## datapath
module datapath(output [6:0] display, days, output [3:0] segment, output am, pm, dblink, Sound, Vcc_out, input Next, Up, SetTime, SetAlarm, Snooze, Stop, Mute, Clr, Clk_sys);
Size in the first run: roughly 1500 cells after synthesis, ~220 flip-flops.
clock: 11.9 ns
lec_check: 0
cap_margin: 5
cell_pad_in_sites_detail_placement: 1
cell_pad_in_sites_global_placement: 3
core_aspect_ratio: 1.43
core_margin: 8
core_utilization: 61
cts_cluster_diameter: 349
hold_slack_margin: 0.24
max_routing_layer: met4
place_density_lb_addon: 0.02
slew_margin: 30
tns_end_percent: 70
run.sh (not shown) runs the stock make flow with config.mk's settings and CLKGATE_MAP_FILE=.
The baseline died in 3_1_place_gp_skip_io.
Change:
Settings changed: CAP_MARGIN 5 to 20, CELL_PAD_IN_SITES_DETAIL_PLACEMENT 1 to not set, CELL_PAD_IN_SITES_GLOBAL_PLACEMENT 3 to not set, CORE_ASPECT_RATIO 1.43 to not set, CORE_MARGIN 8 to 2, CORE_UTILIZATION 61 to 72, CTS_CLUSTER_DIAMETER 349 to not set, HOLD_SLACK_MARGIN 0.24 to not set, MAX_ROUTING_LAYER met4 to not set, PLACE_DENSITY set to 0.64, PLACE_DENSITY_LB_ADDON 0.02 to not set, SLEW_MARGIN 30 to 20, TNS_END_PERCENT 70 to not set.
Clock period 11.9 ns to 11.4 ns, I/O delays scaled along.
Now the flow ran to the end with no violations.
Area after synthesis is unchanged.
Die area went down by 27%.
Synthesized cell count does not change.
Change:
Settings changed: CORE_UTILIZATION 72 to 58, PLACE_DENSITY 0.64 to not set.
Clock period 11.4 ns to 8.42 ns, I/O delays scaled along.
Result: Wire length drops by 1.2%. Clock-buffer cell count went up by 12. Total power rises by 37%. Register-to-register slack gets worse by 3.0 ns. Hold slack is worse by 0.0032 ns.
Change:
Settings changed: CORE_UTILIZATION 58 to 40.
- first-iteration DRC count fell by 1.5%
- via count climbs by 0.32%
- routed wire length rose by 2.5%
- power falls by 1.5%
- worst setup slack gains 0.28 ns
Change:
Settings changed: CAP_MARGIN 20 to 15, CORE_UTILIZATION 40 to 66, SETUP_SLACK_MARGIN set to 1.37.
Clock period 8.42 ns to 5.22 ns, I/O delays scaled along.
Result: Flip-flop count does not change. First-iteration DRC count rises by 12%. Total power rises by about 70%. Via count rises by 4.3%. Design area rises by about 2%. Sequential share of layout area falls by 0.64 points.
Change:
Settings changed: CAP_MARGIN 15 to 20, CTS_CLUSTER_SIZE set to 28, SETUP_SLACK_MARGIN 1.37 to not set.
Clock period 5.22 ns to 10.1 ns, I/O delays scaled along.
Effect:
- The changed run finished with timing, DRC and antenna clean
- routed wire length decreases by 3.4%
- design area decreases by 3.9%
- die area does not change
- worst setup slack is better by 2.5 ns
- total power decreases by 52%
- sequential cell count is unchanged
- sequential power decreases by 49%
- area after synthesis is unchanged
- register-to-register slack is better by 4.5 ns
- cell count decreases by 2.1%

---

datapath again, from the RTL that the note above started with.
clock: 4.68 ns
lec_check: 0
cap_margin: 40
core_aspect_ratio: 0.87
core_margin: 2
core_utilization: 72
cts_cluster_diameter: 27
cts_cluster_size: 17
place_density_lb_addon: 0.0
setup_slack_margin: 1.35
slew_margin: 20
Next try:
CORE_ASPECT_RATIO = not set   (was 0.87)
CTS_CLUSTER_DIAMETER = not set   (was 27)
CTS_CLUSTER_SIZE = 19   (was 17)
PLACE_DENSITY_LB_ADDON = 0.28   (was 0.0)
SETUP_SLACK_MARGIN = 0.55   (was 1.35)
Synthesized cell count stays the same.
Combinational power fell by 8.7%.
Register-to-register slack got worse by 0.18 ns.
Power goes down by 18%.
Clock power went down by 41%.
Non-clock buffer count shrinks by 24.
Die area stays flat.
Core utilization falls by 6.7 points.
Cell count drops by 2.4%.
Fmax drops by 0.54%.
Next try:
ABC_AREA = 1   (was not set)
CAP_MARGIN = 20   (was 40)
CORE_ASPECT_RATIO = 1.42   (was not set)
CTS_CLUSTER_SIZE = 10   (was 19)
PLACE_DENSITY_LB_ADDON = 0.17   (was 0.28)
SETUP_SLACK_MARGIN = 1.38   (was 0.55)
The changed run finished clean. Die size is higher by a few percent. Total power is higher by a few percent. Count of clock-buffer cells in the layout is lower by 3. Critical path depth is higher by 4. Via count is higher by about a fifth. Flip-flop count stays the same. Clock skew is higher by 0.016 ns. Setup slack gains 0.50 ns.
Next try:
ABC_AREA = not set   (was 1)
CORE_ASPECT_RATIO = 0.87   (was 1.42)
CTS_CLUSTER_DIAMETER = 366   (was not set)
CTS_CLUSTER_SIZE = 28   (was 10)
PLACE_DENSITY = 0.35   (was not set)
PLACE_DENSITY_LB_ADDON = not set   (was 0.17)
SETUP_SLACK_MARGIN = 1.35   (was 1.38)
SLEW_MARGIN = 5   (was 20)
TNS_END_PERCENT = 15   (was not set)
Outcome: The changed run went through all stages and came out clean; via count decreases by about 20%; worst setup slack gets worse by 0.54 ns; final cell count decreases by 23%; register-to-register slack gets worse by 0.36 ns.
No activity file was given, so power comes from the tool's default toggle rates.
